Setup of north:
==> flow/design.v (excerpt) <==
module cpu(input clk, reset, input [15:0] i_mem_rddata, output logic o_mem_rd, o_mem_wr, output logic [15:0] o_mem_addr, o_mem_wrdata);
	logic ld_pc, pc_inc, ldpc7, Ain, Gin, AddSub, ldnz, ld_ir, ld_addr, ld_data, done;
	logic Gout, pcout, out8, s8out, s11out, wr, n, z;
	logic [15:0] buswire, wA, wG, wPC, wr0, wr1, wr2, wr3, wr4, wr5, wr6, wr7, sext_imm8, sext_imm11, IR, addr, data, sum;
	logic [7:0] Xreg, Yreg, Rin, Rout;
	logic [12:0] Sel;
	logic [7:0] imm8;
	logic [10:0] imm11;
	logic [4:0] inst;
	enum int unsigned
	{
		INIT,
		T0,
		T1,
		T2,
		T3,
		T4,
		T5,
		T6
	} state, nextstate;
	always @(posedge clk)
		if (reset)
			state <= INIT;
		else
			state <= nextstate;	
	always @(state, done)
	begin
		case (state)
			INIT:
				nextstate = T0;
			T0:  
				nextstate = T1;
			T1: begin
 				if (done) nextstate = T0;
 				else nextstate = T2;
 			end
			T2: 
 			begin
 				if (done) nextstate = T0;
				else nextstate = T3;
			end
	 		T3:  
	 		begin
				if (done) nextstate = T0;
 				else nextstate = T4;
 			end
			T4:  
			begin
  ...
For scale: about 2,600 cells after synthesis, about 52 I/O pins, roughly 0.019 mm2 of cells after synthesis.
export LEC_CHECK = 0
export ABC_AREA = 1
export CAP_MARGIN = 20
export CELL_PAD_IN_SITES_DETAIL_PLACEMENT = 2
export CORE_MARGIN = 2
export CORE_UTILIZATION = 50
export CTS_CLUSTER_DIAMETER = 191
export CTS_CLUSTER_SIZE = 57
export GPL_ROUTABILITY_DRIVEN = 0
export GPL_TIMING_DRIVEN = 0
export HOLD_SLACK_MARGIN = 0.23
export MIN_ROUTING_LAYER = met2
export PLACE_DENSITY_LB_ADDON = 0.22
export SETUP_SLACK_MARGIN = -0.01
export SLEW_MARGIN = 20
export TNS_END_PERCENT = 30
create_clock -name core_clock -period 9.53 [get_ports {clk}]
run.sh (not shown) runs the stock make flow with config.mk's settings and CLKGATE_MAP_FILE=.
north is listed as incomplete: the tool reported an error in 3_5_place_dp and the run ended there.
#### Input delta (south over north)
# north
export LEC_CHECK = 0
export ABC_AREA = 1
export CAP_MARGIN = 20
export CELL_PAD_IN_SITES_DETAIL_PLACEMENT = 2
export CORE_MARGIN = 2
export CORE_UTILIZATION = 50
export CTS_CLUSTER_DIAMETER = 191
export CTS_CLUSTER_SIZE = 57
export GPL_ROUTABILITY_DRIVEN = 0
export GPL_TIMING_DRIVEN = 0
export HOLD_SLACK_MARGIN = 0.23
export MIN_ROUTING_LAYER = met2
export PLACE_DENSITY_LB_ADDON = 0.22
export SETUP_SLACK_MARGIN = -0.01
export SLEW_MARGIN = 20
export TNS_END_PERCENT = 30
create_clock -name core_clock -period 9.53 [get_ports {clk}]
# south
export LEC_CHECK = 0
export ABC_AREA = 1
export CAP_MARGIN = 20
export CELL_PAD_IN_SITES_DETAIL_PLACEMENT = 0
export CORE_MARGIN = 2
export CORE_UTILIZATION = 58
export CTS_CLUSTER_SIZE = 19
export HOLD_SLACK_MARGIN = 0.12
export PLACE_DENSITY_LB_ADDON = 0.22
export SETUP_SLACK_MARGIN = 0.8
export SLEW_MARGIN = 20
export TNS_END_PERCENT = 90
create_clock -name core_clock -period 4.51 [get_ports {clk}]
Notes after the runs:
[flow] south | stages: complete | final checks: fail | reason: max-capacitance violations, max-slew violations, negative setup slack. Compared with north, south shows initial standard-cell utilization of the core higher by 8.2 points. Summary of south over north: count of pins on the block boundary held, post-synthesis cell count from yosys held.
#### Input delta (east over south)
# south
export LEC_CHECK = 0
export ABC_AREA = 1
export CAP_MARGIN = 20
export CELL_PAD_IN_SITES_DETAIL_PLACEMENT = 0
export CORE_MARGIN = 2
export CORE_UTILIZATION = 58
export CTS_CLUSTER_SIZE = 19
export HOLD_SLACK_MARGIN = 0.12
export PLACE_DENSITY_LB_ADDON = 0.22
export SETUP_SLACK_MARGIN = 0.8
export SLEW_MARGIN = 20
export TNS_END_PERCENT = 90
create_clock -name core_clock -period 4.51 [get_ports {clk}]
# east
export LEC_CHECK = 0
export CAP_MARGIN = 20
export CORE_MARGIN = 2
export CORE_UTILIZATION = 64
export SETUP_SLACK_MARGIN = 1.33
export SLEW_MARGIN = 20
create_clock -name core_clock -period 4.97 [get_ports {clk}]
- Synthesized-area fraction occupied by adder cells: east vs south, no meaningful difference
- south → east: number of gates resized after CTS decreased by about 17% relative to the old numbers, synthesized cell count decreased by 16% relative to the old numbers, placeable core area decreased by about 10% relative to the old numbers.
- No final results exist for east, since it was stopped by error GRT-0116 during 5_1_grt.
[inputs] west vs east
# east
export LEC_CHECK = 0
export CAP_MARGIN = 20
export CORE_MARGIN = 2
export CORE_UTILIZATION = 64
export SETUP_SLACK_MARGIN = 1.33
export SLEW_MARGIN = 20
create_clock -name core_clock -period 4.97 [get_ports {clk}]
# west
export LEC_CHECK = 0
export ABC_AREA = 1
export CAP_MARGIN = 20
export CORE_ASPECT_RATIO = 0.67
export CORE_MARGIN = 2
export CORE_UTILIZATION = 40
export CTS_CLUSTER_SIZE = 46
export HOLD_SLACK_MARGIN = 0.12
export SLEW_MARGIN = 20
create_clock -name core_clock -period 11.0 [get_ports {clk}]
--- outcome ---
Compared with east, west shows a area after synthesis that is about 0.45% higher. Of west and east, the lower number of nets in the synthesized netlist belongs to east. For the row count, west came in 2 higher than east did. Compared with east, in west total die size has increased; register bit count reported by yosys has remained practically unchanged; mean post-synth cell area has decreased; distinct cell type count of the synthesized netlist has decreased. What east reported for post-synthesis cell count from yosys has to be multiplied by 1.20 to get the figure for west. Looking at dominant kind of combinational cell, the AND-OR/OR-AND gates result is from east; the simple AND/OR/NAND/NOR gates one comes from west. west finished end to end and its layout was clean on timing, DRC and antenna.
#### Input delta (middle over west)
# west
export LEC_CHECK = 0
export ABC_AREA = 1
export CAP_MARGIN = 20
export CORE_ASPECT_RATIO = 0.67
export CORE_MARGIN = 2
export CORE_UTILIZATION = 40
export CTS_CLUSTER_SIZE = 46
export HOLD_SLACK_MARGIN = 0.12
export SLEW_MARGIN = 20
create_clock -name core_clock -period 11.0 [get_ports {clk}]
# middle
export LEC_CHECK = 0
export ABC_AREA = 1
export CAP_MARGIN = 20
export CELL_PAD_IN_SITES_GLOBAL_PLACEMENT = 1
export CORE_ASPECT_RATIO = 0.67
export CORE_MARGIN = 7
export CORE_UTILIZATION = 25
export CTS_CLUSTER_SIZE = 66
export HOLD_SLACK_MARGIN = 0.12
export SLEW_MARGIN = 20
export TNS_END_PERCENT = 75
create_clock -name core_clock -period 11.0 [get_ports {clk}]
Notes after the runs:
- Worst path buffer plus inverter count (higher): middle
- Launch point of the critical path: IRreg.Q[4] -> west, IRreg.Q[0] -> middle
- west ended up with fewer cell instances than middle did.
- Per the comparison of middle with west, fraction of the core area occupied by cells at floorplan lower; sequential cell count roughly the same.
- Per the comparison of middle with west, static leakage saw little to no change, total clock buffers created by CTS saw an increase.
- Across both runs, met2 usage in global routing was lower for middle than for west.
- Compared with west, final area in middle increased by a few percent.
- Compared with west, middle shows a higher total length of routed met2 wires.
- | total die size | middle vs west | worse |

========
cpu again, from the RTL that the note above started with.
==> flow/design.v (excerpt) <==
module cpu(input clk, reset, input [15:0] i_mem_rddata, output logic o_mem_rd, o_mem_wr, output logic [15:0] o_mem_addr, o_mem_wrdata);
	logic ld_pc, pc_inc, ldpc7, Ain, Gin, AddSub, ldnz, ld_ir, ld_addr, ld_data, done;
	logic Gout, pcout, out8, s8out, s11out, wr, n, z;
	logic [15:0] buswire, wA, wG, wPC, wr0, wr1, wr2, wr3, wr4, wr5, wr6, wr7, sext_imm8, sext_imm11, IR, addr, data, sum;
	logic [7:0] Xreg, Yreg, Rin, Rout;
	logic [12:0] Sel;
	logic [7:0] imm8;
	logic [10:0] imm11;
	logic [4:0] inst;
	enum int unsigned
	{
		INIT,
		T0,
		T1,
		T2,
		T3,
		T4,
		T5,
		T6
	} state, nextstate;
	always @(posedge clk)
		if (reset)
			state <= INIT;
		else
			state <= nextstate;	
	always @(state, done)
	begin
		case (state)
			INIT:
				nextstate = T0;
			T0:  
				nextstate = T1;
			T1: begin
 				if (done) nextstate = T0;
 				else nextstate = T2;
 			end
			T2: 
 			begin
 				if (done) nextstate = T0;
				else nextstate = T3;
			end
	 		T3:  
	 		begin
				if (done) nextstate = T0;
 				else nextstate = T4;
 			end
			T4:  
			begin
 				if (done) nextstate = T0;
 				else nextstate = T5;
 			end
			T5:  
			begin
 				if (done) nextstate = T0;
 				else nextstate = T6;
 			end
 			T6: nextstate = T0;
			default: nextstate = INIT;
		endcase
	end
	always @(*)
	begin
		parameter 
		mv = 5'b0, add = 5'b1, sub = 5'b10, cmp = 5'b11, ld = 5'b100, st = 5'b101, 
		mvi = 5'b10000, addi = 5'b10001, subi = 5'b10010, cmpi = 5'b10011, mvhi = 5'b10110,
		jr = 5'b1000, jzr = 5'b1001, jnr = 5'b1010, callr = 5'b1100, 
		j = 5'b11000, jz = 5'b11001, jn = 5'b11010, call = 5'b11100;
		ld_pc = 0; pc_inc = 0; ldpc7 = 0; out8 = 0; Ain = 0; Gin = 0; AddSub = 0; ldnz = 0; 
		ld_ir = 0; ld_addr = 0; ld_data = 0; done = 0;
		Gout = 0; pcout = 0; s8out = 0; s11out = 0;
		o_mem_rd = 0; o_mem_wr = 0; wr = 0;
		Rin = 0;
		Rout = 0;
		case (state)
			INIT: begin
				ld_addr = 1;
				o_mem_rd = 1;
			end
			T0:  
				begin
					ld_ir = 1;
					pc_inc = 1;  
				end
			T1:
				case (inst)
					mv:
					begin
						Rout = Yreg;
						Rin = Xreg;
						ld_addr = 1;
					end
					add, sub, cmp: begin
						Rout = Xreg;
						Ain = 1;
					end
					ld, st: begin
						Rout = Yreg;
						wr = 1;
						ld_addr = 1;
					end
  ...
Settings: LEC_CHECK=0, CAP_MARGIN=20, CORE_MARGIN=2, CORE_UTILIZATION=40, SLEW_MARGIN=20; clock period 7.35 ns.
The first run produced a clean layout.
Edit:
Settings changed: CELL_PAD_IN_SITES_DETAIL_PLACEMENT from default to 2, CORE_UTILIZATION 40 to 70, GPL_TIMING_DRIVEN from default to 0, HOLD_SLACK_MARGIN from default to 0.25, PLACE_DENSITY from default to 0.63, SETUP_SLACK_MARGIN from default to 0.49.
Clock period 7.35 ns to 7.5 ns, I/O delays scaled along.
=>
- This time the run ended with an error in detailed placement
- synthesized cell count stays the same
- die size came out lower by about 40%
- area after synthesis does not change
Edit:
Settings changed: CELL_PAD_IN_SITES_DETAIL_PLACEMENT 2 to default, CORE_UTILIZATION 70 to 72, GPL_TIMING_DRIVEN 0 to default, HOLD_SLACK_MARGIN 0.25 to default, PLACE_DENSITY 0.63 to default, SETUP_SLACK_MARGIN 0.49 to -0.18.
Clock period 7.5 ns to 6.61 ns, I/O delays scaled along.
Now the flow completed, yet does not pass: setup timing.
Die area went down by a few percent.
Synthesized area is unchanged.
Synthesized cell count stays the same.
Edit:
Settings changed: ABC_AREA from default to 1, CTS_CLUSTER_DIAMETER from default to 310, CTS_CLUSTER_SIZE from default to 99, PLACE_DENSITY from default to 0.42, SETUP_SLACK_MARGIN -0.18 to 0.23, TNS_END_PERCENT from default to 10.
Clock period 6.61 ns to 3.13 ns, I/O delays scaled along.
The new run did not get past clock tree synthesis with DPL-0038. Area after synthesis rises slightly. Die size increases slightly. Synthesized cell count climbs by about a fifth.
No activity file was given, so power comes from the tool's default toggle rates.
